## RandomNumberGenerator
module RandomNumberGenerator(clk, rst, load, key_x, seed_r, seed_g, seed_b, Rout, Gout, Bout, Key_ready);
Size: about 1,700 cells after synthesis, roughly 140 flip-flops, roughly 92 I/O pins, roughly 14,000 um2 of cells after synthesis.
clock: 4.91 ns
lec_check: 0
abc_area: 1
cap_margin: 20
cell_pad_in_sites_detail_placement: 0
cell_pad_in_sites_global_placement: 1
core_aspect_ratio: 1.3
core_margin: 2
core_utilization: 66
cts_cluster_size: 20
gpl_routability_driven: 1
gpl_timing_driven: 0
max_routing_layer: met5
min_routing_layer: met2
place_density: 0.74
setup_slack_margin: 1.33
slew_margin: 20
tns_end_percent: 55
run.sh (not shown) runs the stock make flow with config.mk's settings and CLKGATE_MAP_FILE=.
The first run ended with an error in global placement on GPL-0301.
Next try:
Settings changed: ABC_AREA 1 to not set, CELL_PAD_IN_SITES_DETAIL_PLACEMENT 0 to not set, CELL_PAD_IN_SITES_GLOBAL_PLACEMENT 1 to not set, CORE_ASPECT_RATIO 1.3 to not set, CORE_UTILIZATION 66 to 40, CTS_CLUSTER_SIZE 20 to not set, GPL_ROUTABILITY_DRIVEN 1 to not set, GPL_TIMING_DRIVEN 0 to not set, MAX_ROUTING_LAYER met5 to not set, MIN_ROUTING_LAYER met2 to not set, PLACE_DENSITY 0.74 to not set, SETUP_SLACK_MARGIN 1.33 to not set, TNS_END_PERCENT 55 to not set.
Clock period 4.91 ns to 6.91 ns, I/O delays scaled along.
Outcome:
- With this change the flow passed the timing, DRC and antenna checks
- synthesized cell count falls by a quarter to a third
- area after synthesis came out lower by a few percent
- die area increases by well over a third
Next try:
Settings changed: CORE_UTILIZATION 40 to 72, PLACE_DENSITY set to 0.8.
Clock period 6.91 ns to 5.94 ns, I/O delays scaled along.
=> With this change the flow completed, yet does not pass: negative setup slack; worst setup slack loses 0.70 ns; die area drops by 44%; flip-flop count does not change; worst hold slack gains 0.0037 ns; cell count drops by 6.0%.
Next try:
Settings changed: ABC_AREA set to 1, HOLD_SLACK_MARGIN set to -0.09, PLACE_DENSITY 0.8 to 0.42.
Clock period 5.94 ns to 5.46 ns, I/O delays scaled along.
The changed run completed, yet does not pass: negative setup slack. Final area rose by 12%. Worst setup slack is worse by 0.47 ns. Cell count rose by about 30%. Die area rose by 7.1%. Utilization rose by 4.0 points. Non-clock buffer count rose by 38. Routed wire length rose by about 60%.
Next try:
Settings changed: ABC_AREA 1 to not set, CORE_UTILIZATION 72 to 58, HOLD_SLACK_MARGIN -0.09 to not set, PLACE_DENSITY 0.42 to not set.
Clock period 5.46 ns to 5.03 ns, I/O delays scaled along.
Outcome: The new run completed, yet does not pass: negative setup slack; design area is lower by a few percent; core utilization is lower by 16 points; non-clock buffer count grows by 39; final cell count decreases by about a fifth.

* * *

Setup of v58:
Starting RTL as in the previous note.
## RandomNumberGenerator
module RandomNumberGenerator(clk, rst, load, key_x, seed_r, seed_g, seed_b, Rout, Gout, Bout, Key_ready);
    input wire clk;
    input wire rst;
    input wire load;                  
    input wire [15:0] key_x;          
    input wire [15:0] seed_r;         
    input wire [15:0] seed_g;
    input wire [15:0] seed_b;
    output reg [7:0] Rout;
    output reg [7:0] Gout;
    output reg [7:0] Bout;
    output reg Key_ready;
    wire Rout_bit;
    wire Gout_bit;
    wire Bout_bit;
    reg[15:0] Rlfsr;
    reg[15:0] Glfsr;
    reg[15:0] Blfsr;
    reg [2:0] bit_count;
    wire Rfeedback_lfsr;
    wire Gfeedback_lfsr;
    wire Bfeedback_lfsr;
    wire Rout_lfsr;
    wire Gout_lfsr;
    wire Bout_lfsr;
    reg signed [15:0] x; 
    reg signed [31:0] x_square; 
    reg signed [31:0] x_mult;  
    reg signed [15:0] x_next;
    wire out_chaotic;
    assign Rfeedback_lfsr = Rlfsr[15] ^ Rlfsr[13] ^ Rlfsr[12] ^ Rlfsr[10]; 
    assign Gfeedback_lfsr = Glfsr[15] ^ Glfsr[13] ^ Glfsr[12] ^ Glfsr[10]; 
    assign Bfeedback_lfsr = Blfsr[15] ^ Blfsr[13] ^ Blfsr[12] ^ Blfsr[10]; 
    assign Rout_lfsr = Rlfsr[15];
    assign Gout_lfsr = Glfsr[15];
    assign Bout_lfsr = Blfsr[15];
    assign out_chaotic = x_next[15];
    assign Rout_bit = Rout_lfsr ^ out_chaotic;
    assign Gout_bit = Gout_lfsr ^ out_chaotic;
    assign Bout_bit = Bout_lfsr ^ out_chaotic;
    always @(posedge clk or posedge rst) begin
        if (rst) begin
            Rlfsr <= 16'b0000000000000001;
            Glfsr <= 16'b0000000000000010;
            Blfsr <= 16'b0000000000000011;
            x <= 16'sh7EF0;                          
            Rout <= 8'b0;
            Gout <= 8'b0;
            Bout <= 8'b0;
            Key_ready <= 0;
            bit_count <=0;
            x_square <= 0;
            x_next <= 0;
            x_mult <= 0;
        end
        else if (load) begin
            Rlfsr <= seed_r;
            Glfsr <= seed_g;
            Blfsr <= seed_b;
            x <= key_x;
            Rout <= 8'b0;
            Gout <= 8'b0;
            Bout <= 8'b0;
            Key_ready <= 0;
            bit_count <=0;
            x_square <= 0;
            x_next <= 0;
            x_mult <= 0;
        end
        else begin
            Rlfsr <= {Rlfsr[14:0], Rfeedback_lfsr};
            Glfsr <= {Glfsr[14:0], Gfeedback_lfsr};
  ...
make LEC_CHECK=0 ABC_AREA=0 CAP_MARGIN=20 CELL_PAD_IN_SITES_DETAIL_PLACEMENT=0 CELL_PAD_IN_SITES_GLOBAL_PLACEMENT=0 CORE_ASPECT_RATIO=0.62 CORE_MARGIN=2 CORE_UTILIZATION=72 GPL_ROUTABILITY_DRIVEN=1 GPL_TIMING_DRIVEN=1 MAX_ROUTING_LAYER=met5 MIN_ROUTING_LAYER=met1 PLACE_DENSITY=0.78 SLEW_MARGIN=20 TNS_END_PERCENT=100 finish   # period 5.7 ns
Finished, but not clean: v58, with negative setup slack.
What v30 does differently from v58 at the input level:
==> flow/config.mk <==
export PLATFORM = sky130hd
export DESIGN_NAME = RandomNumberGenerator
export DESIGN_NICKNAME = RandomNumberGenerator
export VERILOG_FILES = /design/flow/design.v
export SDC_FILE = /design/flow/constraint.sdc
export NUM_CORES = 4
export LEC_CHECK = 0
export CAP_MARGIN = 20
export CORE_MARGIN = 2
export CORE_UTILIZATION = 40
export SLEW_MARGIN = 20
==> flow/constraint.sdc <==
create_clock -name core_clock -period 10.0 [get_ports {clk}]
set_input_delay 2.0000 -clock core_clock [delete_from_list [all_inputs] [get_ports {clk}]]
set_output_delay 2.0000 -clock core_clock [all_outputs]
set_load 0.01 [all_outputs]
Results
- v30: flow completed, timing, DRC and antenna clean
- The flow for v58 finished, though final verification flagged negative setup slack.
- Quantity of hold-fixing buffers added after cts came out exactly the same in v30 and v58.
- The setup slack of v30 is larger than that of v58.
- x[15] as the launch point of the critical path was reported by v30, and x[13] by v58.
- Of v30 and v58, the higher floorplan die width belongs to v30.
Input-level comparison between v38 and v30:
diff --git a/flow/config.mk b/flow/config.mk
--- a/flow/config.mk
+++ b/flow/config.mk
@@ -7,5 +7,8 @@
 export LEC_CHECK = 0
 export CAP_MARGIN = 20
-export CORE_MARGIN = 2
-export CORE_UTILIZATION = 40
+export CORE_ASPECT_RATIO = 0.5
+export CORE_MARGIN = 8
+export CORE_UTILIZATION = 58
+export SETUP_SLACK_MARGIN = 1.62
 export SLEW_MARGIN = 20
+export TNS_END_PERCENT = 5
Looking at vertical die dimension, v38 sits below v30. Post-route fraction of the period consumed by the critical path (v38 over v30): increase, 3.7 points. Of v30 and v38, the lower utilization of the core after routing belongs to v30.

* * *

Starting RTL as in the previous note.
clock: 5.87 ns
lec_check: 0
abc_area: 0
cap_margin: 20
core_margin: 2
core_utilization: 70
cts_cluster_diameter: 201
cts_cluster_size: 36
hold_slack_margin: -0.08
setup_slack_margin: 1.69
slew_margin: 20
The first run completed and failed the layout checks on negative setup slack.
Edit:
- ABC_AREA: 0 -> unset
- CORE_ASPECT_RATIO: unset -> 0.5
- CORE_UTILIZATION: 70 -> 68
- CTS_CLUSTER_DIAMETER: 201 -> unset
- CTS_CLUSTER_SIZE: 36 -> unset
- HOLD_SLACK_MARGIN: -0.08 -> unset
- SETUP_SLACK_MARGIN: 1.69 -> unset
- TNS_END_PERCENT: unset -> 5
- clock period: 5.87 -> 10.0 ns (I/O delays scaled with it)
Result: Now the flow ran to the end with no violations. Global-route usage decreases by 5.1 points. Wire length fell by 31%. Setup slack gets better by 3.2 ns. Critical path depth came out lower by 5. Cell count went down by 7.5%. Non-clock buffer count shrinks by 155. Via count drops by 17%. Clock-buffer cell count fell by 1. Maximum frequency is lower by 13%. Cell area falls by 12%. Clock skew went down by 0.0059 ns.
Edit:
- CORE_ASPECT_RATIO: 0.5 -> unset
- CORE_UTILIZATION: 68 -> 40
- CTS_CLUSTER_SIZE: unset -> 79
Outcome: The new run finished clean; worst hold slack is about the same; setup slack gains 0.27 ns; wire length climbs by 0.32%; register-to-register slack improves by 0.27 ns; die size is higher by about 70%.
Edit:
- CORE_ASPECT_RATIO: unset -> 0.5
- CORE_UTILIZATION: 40 -> 68
- CTS_CLUSTER_DIAMETER: unset -> 218
- CTS_CLUSTER_SIZE: 79 -> 98
- PLACE_DENSITY_LB_ADDON: unset -> 0.3
Result: Critical path depth stays the same; core utilization grows by 33 points; worst setup slack got worse by 0.42 ns; global-route usage grows by 13 points; worst hold slack barely changes.
Edit:
- CORE_MARGIN: 2 -> 8
- CORE_UTILIZATION: 68 -> 58
- CTS_CLUSTER_DIAMETER: 218 -> unset
- CTS_CLUSTER_SIZE: 98 -> unset
- PLACE_DENSITY_LB_ADDON: 0.3 -> unset
- SETUP_SLACK_MARGIN: unset -> 1.75
Outcome: The changed run completed without violations; clock skew goes up by 0.0083 ns; clock-buffer cell count stays the same; synthesized area stays the same; design area rose by 0.55%; flip-flop count does not change; global-route usage is lower by 9.6 points.
